==> inputs of run G <==
==> flow/design.v <==
module processor
(
	output reg w_en,
	output reg done,
	output reg [7:0] addr,
	output reg [31:0] data_out,
	input clk,
	input rst_n,
	input start,
	input [31:0] data_in
);
	parameter RESET = 3'd0;
	parameter READ_DATA = 3'd1;
	parameter READ_INSTRUCTON = 3'd2;
	parameter DELAY = 3'd3;
	parameter EXECUTE = 3'd4;
	parameter ADD = 3'd0;
	parameter SUB = 3'd1;
	parameter MUL = 3'd2;
	parameter TR = 3'd3;
	parameter DET = 3'd4;
	reg [2:0] cs,ns;
	reg [1:0] read_data_counter;
	reg [3:0] a11,a12,a21,a22,b11,b12,b21,b22;
	always@(posedge clk or negedge rst_n)begin
		if(~rst_n) cs <= RESET;
		else cs <= ns;
	end
	always@(*)begin
		case(cs)
			RESET : ns = (start & rst_n) ? READ_DATA : RESET;
			READ_DATA : ns = (read_data_counter == 2) ? READ_INSTRUCTON : READ_DATA;
			READ_INSTRUCTON : ns = DELAY;
			DELAY : ns = EXECUTE;
			EXECUTE : ns = RESET;
			default : ns = RESET;
		endcase
	end
	always@(posedge clk or negedge rst_n)begin
		if(~rst_n)begin
			done <= 0;
			w_en <= 0;
			addr <= 8'd255;
			data_out <= 0;
			read_data_counter <= 0;
			a11 <= 0;
			a12 <= 0;
			a21 <= 0; 
			a22 <= 0;
			b11 <= 0;
			b12 <= 0;
			b21 <= 0;
			b22 <= 0;	
		end
		else begin
			case(ns)
				RESET : begin
					done <= 0;
					w_en <= 0;
					addr <= 8'd255;
					data_out <= 0;
					read_data_counter <= 0;
					a11 <= 0;
					a12 <= 0;
					a21 <= 0; 
					a22 <= 0;
					b11 <= 0;
					b12 <= 0;
					b21 <= 0;
					b22 <= 0;
				end
				READ_DATA : begin
					done <= 0;
					w_en <= 0;
					addr <= 8'd255;
					data_out <= 0;
					read_data_counter <= read_data_counter + 1;
					a11 <= data_in[3:0];
					a12 <= data_in[7:4];
					a21 <= data_in[11:8]; 
					a22 <= data_in[15:12];
					b11 <= data_in[19:16];
					b12 <= data_in[23:20];
					b21 <= data_in[27:24];
					b22 <= data_in[31:28];
				end
				READ_INSTRUCTON : begin
					done <= 0;
					w_en <= 0;
					addr <= 0;
					data_out <= 0;
					read_data_counter <= 0;
					a11 <= a11;
					a12 <= a12;
					a21 <= a21; 
					a22 <= a22;
					b11 <= b11;
					b12 <= b12;
					b21 <= b21;
					b22 <= b22;
				end
				DELAY : begin
					done <= done;
					w_en <= w_en;
					addr <= addr;
					data_out <= 0;
					read_data_counter <= 0;
					a11 <= a11;
					a12 <= a12;
					a21 <= a21; 
					a22 <= a22;
					b11 <= b11;
					b12 <= b12;
					b21 <= b21;
					b22 <= b22;
				end
				EXECUTE : begin
					addr <= data_in[7:0];
					read_data_counter <= read_data_counter;
					a11 <= a11;
					a12 <= a12;
					a21 <= a21; 
					a22 <= a22;
					b11 <= b11;
					b12 <= b12;
					b21 <= b21;
					b22 <= b22;
					case(data_in[31:29])
						ADD : begin
							done <= 1;
							w_en <= 1;
							data_out [7:0] <= $signed(a11) + $signed(b11);
							data_out [15:8] <= $signed(a12) + $signed(b12);
							data_out [23:16] <= $signed(a21) + $signed(b21);
							data_out [31:24] <= $signed(a22) + $signed(b22);
						end
						SUB : begin
							done <= 1;
							w_en <= 1;
							data_out [7:0] <= $signed(a11) - $signed(b11);
							data_out [15:8] <= $signed(a12) - $signed(b12);
							data_out [23:16] <= $signed(a21) - $signed(b21);
							data_out [31:24] <= $signed(a22) - $signed(b22);
						end
						MUL : begin
							done <= 1;
							w_en <= 1;
							data_out [7:0] <= ($signed(a11) * $signed(b11)) + ($signed(a12) * $signed(b21));
							data_out [15:8] <= ($signed(a11) * $signed(b12)) + ($signed(a12) * $signed(b22));
							data_out [23:16] <= ($signed(a21) * $signed(b11)) + ($signed(a22) * $signed(b21));
							data_out [31:24] <= ($signed(a21) * $signed(b12)) + ($signed(a22) * $signed(b22));
						end
						TR : begin
							done <= 1;
							w_en <= 1;
							data_out [7:0] <= {a11[3],a11[3],a11[3],a11[3],a11};
							data_out [15:8] <= {a21[3],a21[3],a21[3],a21[3],a21};
							data_out [23:16] <= {a12[3],a12[3],a12[3],a12[3],a12};
							data_out [31:24] <= {a22[3],a22[3],a22[3],a22[3],a22};
						end
						DET : begin
							done <= 1;
							w_en <= 1;
							data_out <= ($signed(a11) * $signed(a22)) - ($signed(a12) * $signed(a21));
						end
						default : begin
							done <= 0;
							w_en <= 0;
						end
					endcase
				end
			endcase
		end
	end
endmodule
==> flow/run.sh <==
#!/bin/bash
# the make line also repeats each setting of config.mk as NAME=value (left out here)
make -C /OpenROAD-flow-scripts/flow DESIGN_CONFIG=/design/flow/config.mk WORK_HOME=/design/flow/orfs CLKGATE_MAP_FILE= finish
==> flow/config.mk <==
export PLATFORM = sky130hd
export DESIGN_NAME = processor
export DESIGN_NICKNAME = processor
export VERILOG_FILES = /design/flow/design.v
export SDC_FILE = /design/flow/constraint.sdc
export NUM_CORES = 4
export LEC_CHECK = 0
export CAP_MARGIN = 20
export CORE_MARGIN = 2
export CORE_UTILIZATION = 71
export CTS_CLUSTER_DIAMETER = 298
export CTS_CLUSTER_SIZE = 98
export GPL_ROUTABILITY_DRIVEN = 0
export GPL_TIMING_DRIVEN = 1
export PLACE_DENSITY_LB_ADDON = 0.29
export SLEW_MARGIN = 20
==> flow/constraint.sdc <==
create_clock -name core_clock -period 7.21 [get_ports {clk}]
set_input_delay 1.4420 -clock core_clock [delete_from_list [all_inputs] [get_ports {clk}]]
set_output_delay 1.4420 -clock core_clock [all_outputs]
set_load 0.01 [all_outputs]
==> run B (differences from run G) <==
Settings changed: ABC_AREA from default to 1, CAP_MARGIN 20 to 5, CORE_UTILIZATION 71 to 72, CTS_CLUSTER_DIAMETER 298 to 46, CTS_CLUSTER_SIZE 98 to 49, PLACE_DENSITY_LB_ADDON 0.29 to 0.28.
==> flow/constraint.sdc (replaced) <==
create_clock -name core_clock -period 3.28 [get_ports {clk}]
set_input_delay 0.6560 -clock core_clock [delete_from_list [all_inputs] [get_ports {clk}]]
set_output_delay 0.6560 -clock core_clock [all_outputs]
set_load 0.01 [all_outputs]
==> run K (differences from run G) <==
Settings changed: CORE_UTILIZATION 71 to 54, CTS_CLUSTER_DIAMETER 298 to 220.
==> results <==
                                                                        run G                     run B                   run K
Status                                               timing/DRC/antenna clean    stopped before the end  timing/DRC/antenna clean
Last stage reached                                                          -  global routing (5_1_grt)                       -
Critical path type                                     flip-flop to flip-flop                         -  flip-flop to flip-flop
Post-route worst hold slack                                          0.439 ns                         -                0.440 ns
Post-Route Setup TNS                                                     0 ns                         -                    0 ns
Path category of the worst min-delay check             flip-flop to flip-flop                         -  flip-flop to flip-flop
Critical Path Source                                                   a22[3]                         -                  a22[3]
XOR/XNOR share of the synthesized area                                  7.20%                     2.59%                   7.20%
Resize count post-CTS                                                       0                        93                       0
Achievable Freq                                                       180 MHz                         -                 181 MHz
Final hold vios                                                             0                         -                       0
Worst Path Max Fanout                                                      11                         -                      11
Worst max-slew margin expressed relative to the limit                   21.9%                         -                   30.2%
Number of stages on the worst setup path                                   19                         -                      19

==> inputs of run a <==
Starts from the design.v that is shown in full above.
==> flow/config.mk <==
export PLATFORM = sky130hd
export DESIGN_NAME = processor
export DESIGN_NICKNAME = processor
export VERILOG_FILES = /design/flow/design.v
export SDC_FILE = /design/flow/constraint.sdc
export NUM_CORES = 4
export LEC_CHECK = 0
export CAP_MARGIN = 20
export CORE_MARGIN = 2
export CORE_UTILIZATION = 70
export CTS_CLUSTER_DIAMETER = 28
export MAX_ROUTING_LAYER = met4
export SETUP_SLACK_MARGIN = 1.18
export SLEW_MARGIN = 20
==> flow/constraint.sdc <==
create_clock -name core_clock -period 4.88 [get_ports {clk}]
set_input_delay 0.9760 -clock core_clock [delete_from_list [all_inputs] [get_ports {clk}]]
set_output_delay 0.9760 -clock core_clock [all_outputs]
set_load 0.01 [all_outputs]
run.sh (not shown) runs the stock make flow with config.mk's settings and CLKGATE_MAP_FILE=.
==> inputs of run b, as changes to run a <==
ABC_AREA = 1   (was not set)
CORE_UTILIZATION = 56   (was 70)
CTS_CLUSTER_DIAMETER = 371   (was 28)
CTS_CLUSTER_SIZE = 99   (was not set)
MAX_ROUTING_LAYER = not set   (was met4)
PLACE_DENSITY_LB_ADDON = 0.16   (was not set)
SETUP_SLACK_MARGIN = not set   (was 1.18)
TNS_END_PERCENT = 20   (was not set)
==> flow/constraint.sdc (replaced) <==
create_clock -name core_clock -period 5.06 [get_ports {clk}]
set_input_delay 1.0120 -clock core_clock [delete_from_list [all_inputs] [get_ports {clk}]]
set_output_delay 1.0120 -clock core_clock [all_outputs]
set_load 0.01 [all_outputs]
==> inputs of run c, as changes to run a <==
CORE_UTILIZATION = 25   (was 70)
CTS_CLUSTER_DIAMETER = not set   (was 28)
MAX_ROUTING_LAYER = not set   (was met4)
SETUP_SLACK_MARGIN = not set   (was 1.18)
==> flow/constraint.sdc (replaced) <==
create_clock -name core_clock -period 5.61 [get_ports {clk}]
set_input_delay 1.1220 -clock core_clock [delete_from_list [all_inputs] [get_ports {clk}]]
set_output_delay 1.1220 -clock core_clock [all_outputs]
set_load 0.01 [all_outputs]
==> results <==
Run status: run c complete, no violations; run b complete, no violations; run a complete, no violations
CTS-repair resized insts: run c 0; run b 0; run a 54
Total instance count after detailed placement: run c 1959; run b 2031; run a 1597
Setup WS post-layout: run c 0.376 ns; run b 0.301 ns; run a 0.280 ns
Storage element area: run c 2010 um2; run b 2010 um2; run a 2030 um2
Die X-Extent: run c 219 um; run b 153 um; run a 133 um
Wire length on met1: run c 15.8 mm; run b 15.2 mm; run a 13.7 mm
Top layer used by detailed routing: run c met5; run b met4; run a met4
Clock buf count: run c 9; run b 9; run a 12
Overall die area: run c 48200 um2; run b 23600 um2; run a 17600 um2
Met3 Usage GRT: run c 2.86%; run b 4.99%; run a 7.20%
Fraction of standard cell area in multi-input logic: run c 63.0%; run b 62.2%; run a 64.4%
